==> inputs of quartz <==
==> flow/design.v <==
module ahb_slave(hclk,hresetn,hwrite,hreadyin,htrans,haddr,hwdata,valid,haddr1,haddr2,haddr3,haddr4,hwdata1,hwdata2,hwdata3,hwdata4,hwritereg,hwritereg1,tempselx);
input hclk,hresetn,hwrite,hreadyin;
input [1:0]htrans;
input [31:0]haddr,hwdata; 
output reg valid,hwritereg,hwritereg1;
output reg [2:0]tempselx;
output reg [31:0] haddr1,haddr2,haddr3,haddr4,hwdata1,hwdata2,hwdata3,hwdata4;
always @(posedge hclk)
  begin
    if(!hresetn)
      begin
        haddr1<=0;
        haddr2<=0;
	haddr3<=0;
        haddr4<=0;
      end
    else
      begin
        haddr1<=haddr;
        haddr2<=haddr1;
	haddr3<=haddr2;
	 haddr4<=haddr3;
      end
  end
always @(posedge hclk)
  begin
    if(!hresetn)
      begin
        hwdata1<=0;
        hwdata2<=0;
	hwdata3<=0;
        hwdata4<=0;
      end
    else
      begin
        hwdata1<=hwdata;
        hwdata2<=hwdata1;
	hwdata3<=hwdata2;
        hwdata4<=hwdata3;
      end
  end
always @(posedge hclk)
  begin
    if(!hresetn)
      begin
        hwritereg<=0;
        hwritereg1<=0; 
      end
    else
      begin
        hwritereg<=hwrite;
        hwritereg1<=hwritereg;
      end
  end
always @(*)
  begin
    valid=1'b0;
    if(hreadyin==1 && haddr>=32'h8000_0000 && haddr<32'h8c00_0000 && (htrans==2'b10 || htrans==2'b11))
      valid=1;
    else
      valid=0;
  end
always @(*)
  begin
    tempselx=3'b000;
    if(haddr>=32'h8000_0000 && haddr<32'h8400_0000)
      tempselx=3'b001; 
    else if(haddr>=32'h8400_0000 && haddr<32'h8800_0000)
      tempselx=3'b010; 
    else if(haddr>=32'h8800_0000 && haddr<32'h8c00_0000)
      tempselx=3'b100; 
  end 
endmodule
module apb_controller(hclk,hresetn,hwrite,hwritereg,hwritereg1,haddr1,haddr2,haddr3,haddr4,haddr,hwdata,hwdata1,hwdata2,hwdata3,hwdata4,tempselx,valid,prdata,pwrite,penable,psel,paddr,pwdata,hr_readyout,hresp,hrdata);
input hclk,hresetn,hwrite,hwritereg,hwritereg1,valid;
input[31:0]haddr1,haddr2,haddr3,haddr4,haddr,hwdata1,hwdata2,hwdata3,hwdata4,hwdata,prdata;
input [2:0]tempselx;
output reg hr_readyout,pwrite,penable;
output [1:0]hresp;
output reg [2:0]psel;
output reg [31:0]paddr,pwdata;
output [31:0]hrdata;
reg penable_temp,pwrite_temp,hr_readyout_temp;
reg [2:0]psel_temp;
reg [31:0]paddr_temp,pwdata_temp;
reg [2:0]present,next;
parameter ST_IDLE=3'b000,
          ST_READ=3'b001,
          ST_RENABLE=3'b010,
          ST_WENABLE=3'b011,
          ST_WRITE=3'b100,
          ST_WWAIT=3'b101,
          ST_WRITEP=3'b110,
          ST_WENABLEP=3'b111;
always@(posedge hclk)
  begin
    if(!hresetn)
      present<=ST_IDLE;
    else
      present<=next;
  end
always@ (*)
  begin
    next=ST_IDLE;
    case(present)
      ST_IDLE:
       begin
        if(valid==1 && hwrite==1)
          next=ST_WWAIT;
        else if(valid==1 && hwrite==0)
          next=ST_READ;
        else 
          next=ST_IDLE;
       end
      ST_WWAIT:
       begin
        if(valid)
          next=ST_WRITEP;
        else
          next=ST_WRITE;
       end
      ST_WRITE:
       begin
        if(valid)
          next=ST_WENABLEP;
        else
          next=ST_WENABLE;
       end
      ST_WENABLE:
       begin
        if(valid==1 && hwrite==0)
          next=ST_READ;
        else if(valid==1 && hwrite==1)
          next=ST_WWAIT;
        else if(valid==0)
          next=ST_IDLE;
       end
      ST_READ:next= ST_RENABLE;
      ST_RENABLE:
       begin
        if(valid==1 && hwrite==0)
          next=ST_READ;
        else if(valid==1 && hwrite==1)
          next=ST_WWAIT;
        else if(valid==0)
          next=ST_IDLE;
       end
      ST_WENABLEP:
       begin
        if(hwritereg1==0)
          next=ST_READ;
        else if(valid==1 && hwritereg==1)
          next=ST_WRITEP;
        else if(valid==0 && hwritereg1==1)
          next=ST_WRITE;
       end
      ST_WRITEP: next=ST_WENABLEP;
      default: next=ST_IDLE;
    endcase  
  end
always@(*)
  begin
    case(present)
      ST_IDLE:
       begin
        if(valid==1 && hwrite==0)
         begin
           paddr_temp=haddr;
	   pwdata_temp=hwdata; 
           pwrite_temp=hwrite; 
           psel_temp=tempselx;
           penable_temp=0;
           hr_readyout_temp=0;
         end
        else if(valid==1 && hwrite==1)
         begin
	   paddr_temp=haddr1;
	   pwrite_temp=hwritereg;
	   pwdata_temp=hwdata;
           psel_temp=0;
           penable_temp=0;
           hr_readyout_temp=1;
         end
        else
         begin
	   paddr_temp=haddr1; 
	   pwrite_temp=hwritereg; 
	   pwdata_temp=hwdata1; 
           psel_temp=0;
           penable_temp=0;
           hr_readyout_temp=1'b1;
         end
       end
      ST_READ:
       begin
        if(!hwritereg) 
	  begin
	    paddr_temp=haddr1;
	    pwdata_temp=hwdata; 
	    pwrite_temp=0;
   	    psel_temp=tempselx;
            penable_temp=1;
            hr_readyout_temp = 1'b1;
	   end
	 else 
	   begin
	     paddr_temp=haddr3;
	     pwdata_temp=hwdata3;
	     pwrite_temp=0;
   	     psel_temp=tempselx;
             penable_temp=1;
             hr_readyout_temp = 1'b1;
	   end
       end
      ST_RENABLE:
       begin
        if(valid==1 && hwrite==0)
         begin
           paddr_temp=haddr;
	   pwdata_temp=hwdata; 
           pwrite_temp=hwrite;
           psel_temp=tempselx;
           penable_temp=0;
           hr_readyout_temp=0;
         end
        else if(valid==1 && hwrite==1)
         begin
	   paddr_temp=haddr4;
   	   pwdata_temp=hwdata4;
	   pwrite_temp=0;
           psel_temp=0;
           penable_temp=0;
           hr_readyout_temp=1;
         end
        else
         begin
	   paddr_temp=haddr2;
	   pwdata_temp=hwdata;
	   pwrite_temp=1'b0;
           psel_temp=0;
           penable_temp=0;
           hr_readyout_temp=1; 
         end     
       end 
      ST_WWAIT:
       begin
         if(valid)
	   begin
	     paddr_temp=haddr1;
             pwdata_temp=hwdata;
             pwrite_temp=hwritereg; 
             psel_temp=tempselx;
             penable_temp=0;
             hr_readyout_temp=0; 
	   end
	  else
	    begin
	      paddr_temp=haddr1;
              pwdata_temp=hwdata;
              pwrite_temp=hwritereg; 
              psel_temp=tempselx;
              penable_temp=0;
              hr_readyout_temp=1; 
	    end
       end
      ST_WRITE:
       begin
         if(hwritereg1) 
	   begin
	     paddr_temp=haddr2; 
	     pwdata_temp=hwdata1;
	     psel_temp=tempselx;
	     pwrite_temp=1;
             penable_temp=1;
             hr_readyout_temp=1; 
	   end
	 else 
	   begin
	     paddr_temp=haddr3; 
	     pwdata_temp=hwdata1;
	     psel_temp=tempselx;
	     pwrite_temp=1;
             penable_temp=1;
             hr_readyout_temp=1; 
	   end
       end
      ST_WENABLE: 
       begin
        if(valid==1 && hwrite==0) 
         begin
	   paddr_temp=haddr; 
           pwdata_temp=hwdata; 
	   pwrite_temp=hwritereg;
           psel_temp=0;
           penable_temp=0;
           hr_readyout_temp=1'b0; 
         end
        else if(valid==1 && hwrite==1) 
         begin 
           paddr_temp=haddr1;
	   pwdata_temp=hwdata; 
           pwrite_temp=hwritereg;
           psel_temp=tempselx;
           penable_temp=0;
           hr_readyout_temp=0;
         end
        else
         begin
	   paddr_temp=haddr3;
	   pwdata_temp=hwdata2;
	   pwrite_temp=1;
           psel_temp=0;
           penable_temp=0;
           hr_readyout_temp=1; 
         end 
       end
      ST_WRITEP:
       begin
	 if(hwritereg==0) 
           begin
	     paddr_temp=haddr2; 
	     pwdata_temp=hwdata1;
	     pwrite_temp=1;
	     psel_temp=tempselx;
             penable_temp=1;
             hr_readyout_temp=0;		  
           end
         else if(hwdata2[31:8]!=24'd0) 
           begin
	     paddr_temp=haddr3; 
	     pwdata_temp=hwdata1;
	     pwrite_temp=1;
	     psel_temp=tempselx;
             penable_temp=1;
             hr_readyout_temp=1;           
           end 
      else 
       begin
         paddr_temp=haddr2;
	 pwdata_temp=hwdata1;
	 pwrite_temp=1;
	 psel_temp=tempselx;
         penable_temp=1;
         hr_readyout_temp=1; 
       end
      end
      ST_WENABLEP:
       begin
         if(valid==0 && hwritereg1==1)
	   begin
	     paddr_temp=haddr2;
             pwdata_temp=hwdata;
             pwrite_temp=hwritereg1; 
             psel_temp=tempselx;
             penable_temp=0;
             hr_readyout_temp=1'b1; 
	   end
	  else if(valid==1 && hwritereg==1)
	    begin
              paddr_temp=haddr2;
              pwdata_temp=hwdata;
              pwrite_temp=hwritereg1; 
              psel_temp=tempselx;
              penable_temp=0;
              hr_readyout_temp=0; 
	    end
	   else  
	     begin
               paddr_temp=haddr2;
               pwdata_temp=hwdata2;
               pwrite_temp=hwritereg1; 
               psel_temp=tempselx;
               penable_temp=0;
               hr_readyout_temp=0;			
	     end 
       end
    endcase
  end
always @(posedge hclk)
  begin
    if(!hresetn)
      begin
        paddr<=0;
        pwdata<=0;
        pwrite<=0;
        psel<=0;
        penable<=0;
        hr_readyout<=1;
      end
    else
      begin
        paddr<=paddr_temp;
        pwdata<=pwdata_temp;
        pwrite<=pwrite_temp;
        psel<=psel_temp;
        penable<=penable_temp;
        hr_readyout<=hr_readyout_temp;
      end
  end
  assign hrdata=prdata; 
  assign hresp=0; 
endmodule
module bridge_top(hclk,hresetn,hwrite,haddr,hwdata,hreadyin,htrans,prdata,pwrite,penable,psel,paddr,pwdata,hrdata,hr_readyout,hresp);
input hclk,hresetn,hwrite,hreadyin;
input [1:0]htrans;
input [31:0]haddr,hwdata,prdata;
output pwrite,penable,hr_readyout;
output [1:0]hresp;
output [2:0]psel;
output [31:0]paddr,pwdata,hrdata;
wire [31:0] hwdata1,hwdata2,hwdata3,hwdata4,haddr1,haddr2,haddr3,haddr4,prdata;
wire [2:0]tempselx;
wire valid,hwritereg,hwritereg1;
ahb_slave ahb_sl(hclk,hresetn,hwrite,hreadyin,htrans,haddr,hwdata,valid,haddr1,haddr2,haddr3,haddr4,hwdata1,hwdata2,hwdata3,hwdata4,hwritereg,hwritereg1,tempselx);
apb_controller apb_c(hclk,hresetn,hwrite,hwritereg,hwritereg1,haddr1,haddr2,haddr3,haddr4,haddr,hwdata,hwdata1,hwdata2,hwdata3,hwdata4,tempselx,valid,prdata,pwrite,penable,psel,paddr,pwdata,hr_readyout,hresp,hrdata);
endmodule
==> flow/run.sh <==
#!/bin/bash
# the make line also repeats each setting of config.mk as NAME=value (left out here)
make -C /OpenROAD-flow-scripts/flow DESIGN_CONFIG=/design/flow/config.mk WORK_HOME=/design/flow/orfs CLKGATE_MAP_FILE= finish
==> flow/config.mk <==
export PLATFORM = sky130hd
export DESIGN_NAME = bridge_top
export DESIGN_NICKNAME = bridge_top
export VERILOG_FILES = /design/flow/design.v
export SDC_FILE = /design/flow/constraint.sdc
export NUM_CORES = 4
export LEC_CHECK = 0
export CAP_MARGIN = 10
export CORE_ASPECT_RATIO = 0.58
export CORE_MARGIN = 2
export CORE_UTILIZATION = 29
export CTS_CLUSTER_SIZE = 13
export GPL_ROUTABILITY_DRIVEN = 0
export PLACE_DENSITY = 0.88
export SLEW_MARGIN = 40
export TNS_END_PERCENT = 35
==> flow/constraint.sdc <==
create_clock -name core_clock -period 4.0 [get_ports {hclk}]
set_input_delay 0.8000 -clock core_clock [delete_from_list [all_inputs] [get_ports {hclk}]]
set_output_delay 0.8000 -clock core_clock [all_outputs]
set_load 0.01 [all_outputs]
==> inputs of fjord, as changes to quartz <==
- CAP_MARGIN: 10 -> 15
- CORE_ASPECT_RATIO: 0.58 -> unset
- CORE_UTILIZATION: 29 -> 72
- CTS_CLUSTER_SIZE: 13 -> unset
- GPL_ROUTABILITY_DRIVEN: 0 -> unset
- PLACE_DENSITY: 0.88 -> unset
- SETUP_SLACK_MARGIN: unset -> 0.24
- SLEW_MARGIN: 40 -> 20
- TNS_END_PERCENT: 35 -> unset
==> flow/constraint.sdc (replaced) <==
create_clock -name core_clock -period 3.16 [get_ports {hclk}]
set_input_delay 0.6320 -clock core_clock [delete_from_list [all_inputs] [get_ports {hclk}]]
set_output_delay 0.6320 -clock core_clock [all_outputs]
set_load 0.01 [all_outputs]
==> inputs of xenon, as changes to quartz <==
- CAP_MARGIN: 10 -> 15
- CORE_ASPECT_RATIO: 0.58 -> unset
- CORE_UTILIZATION: 29 -> 67
- CTS_CLUSTER_DIAMETER: unset -> 238
- CTS_CLUSTER_SIZE: 13 -> unset
- GPL_ROUTABILITY_DRIVEN: 0 -> 1
- MAX_ROUTING_LAYER: unset -> met4
- PLACE_DENSITY: 0.88 -> unset
- SLEW_MARGIN: 40 -> 20
- TNS_END_PERCENT: 35 -> unset
==> flow/constraint.sdc (replaced) <==
create_clock -name core_clock -period 1.89 [get_ports {hclk}]
set_input_delay 0.3780 -clock core_clock [delete_from_list [all_inputs] [get_ports {hclk}]]
set_output_delay 0.3780 -clock core_clock [all_outputs]
set_load 0.01 [all_outputs]
==> inputs of ember, as changes to quartz <==
- CAP_MARGIN: 10 -> 20
- CORE_ASPECT_RATIO: 0.58 -> unset
- CORE_UTILIZATION: 29 -> 64
- CTS_CLUSTER_SIZE: 13 -> unset
- GPL_ROUTABILITY_DRIVEN: 0 -> unset
- PLACE_DENSITY: 0.88 -> unset
- SLEW_MARGIN: 40 -> 20
- TNS_END_PERCENT: 35 -> unset
==> flow/constraint.sdc (replaced) <==
create_clock -name core_clock -period 4.74 [get_ports {hclk}]
set_input_delay 0.9480 -clock core_clock [delete_from_list [all_inputs] [get_ports {hclk}]]
set_output_delay 0.9480 -clock core_clock [all_outputs]
set_load 0.01 [all_outputs]
==> results.sh <==
# source this file to load flow results
export IMPL_leakagePower_nw=6.39
export IMPL_track_usage_pct=30.8
export IMPL_num_vias=12600
export IMPL_crit_slowest_cell="o31ai_1"
export IMPL_status="no timing/DRC/antenna violations"
Source of the figures above: ember

==> results.sh <==
# source this file to load flow results
export IMPL_track_usage_pct=15.8
export IMPL_num_vias=12700
export IMPL_leakagePower_nw=6.43
export IMPL_crit_slowest_cell="dfxtp_2"
export IMPL_inverters=8
export IMPL_r2r_end="apb_c.paddr[23]"
export IMPL_status="no timing/DRC/antenna violations"
Source of the figures above: quartz

==> results.sh <==
# source this file to load flow results
export IMPL_num_vias=13000
export IMPL_track_usage_pct=34.9
export IMPL_leakagePower_nw=6.49
export IMPL_status="no timing/DRC/antenna violations"
Source of the figures above: fjord

==> results.sh <==
# source this file to load flow results
export IMPL_finalWorstSetupSlack_ns=-0.127
export IMPL_finalSetupViolCount=18
export IMPL_status="failed layout checks"
export IMPL_violatedChecks="setup timing"
Source of the figures above: xenon

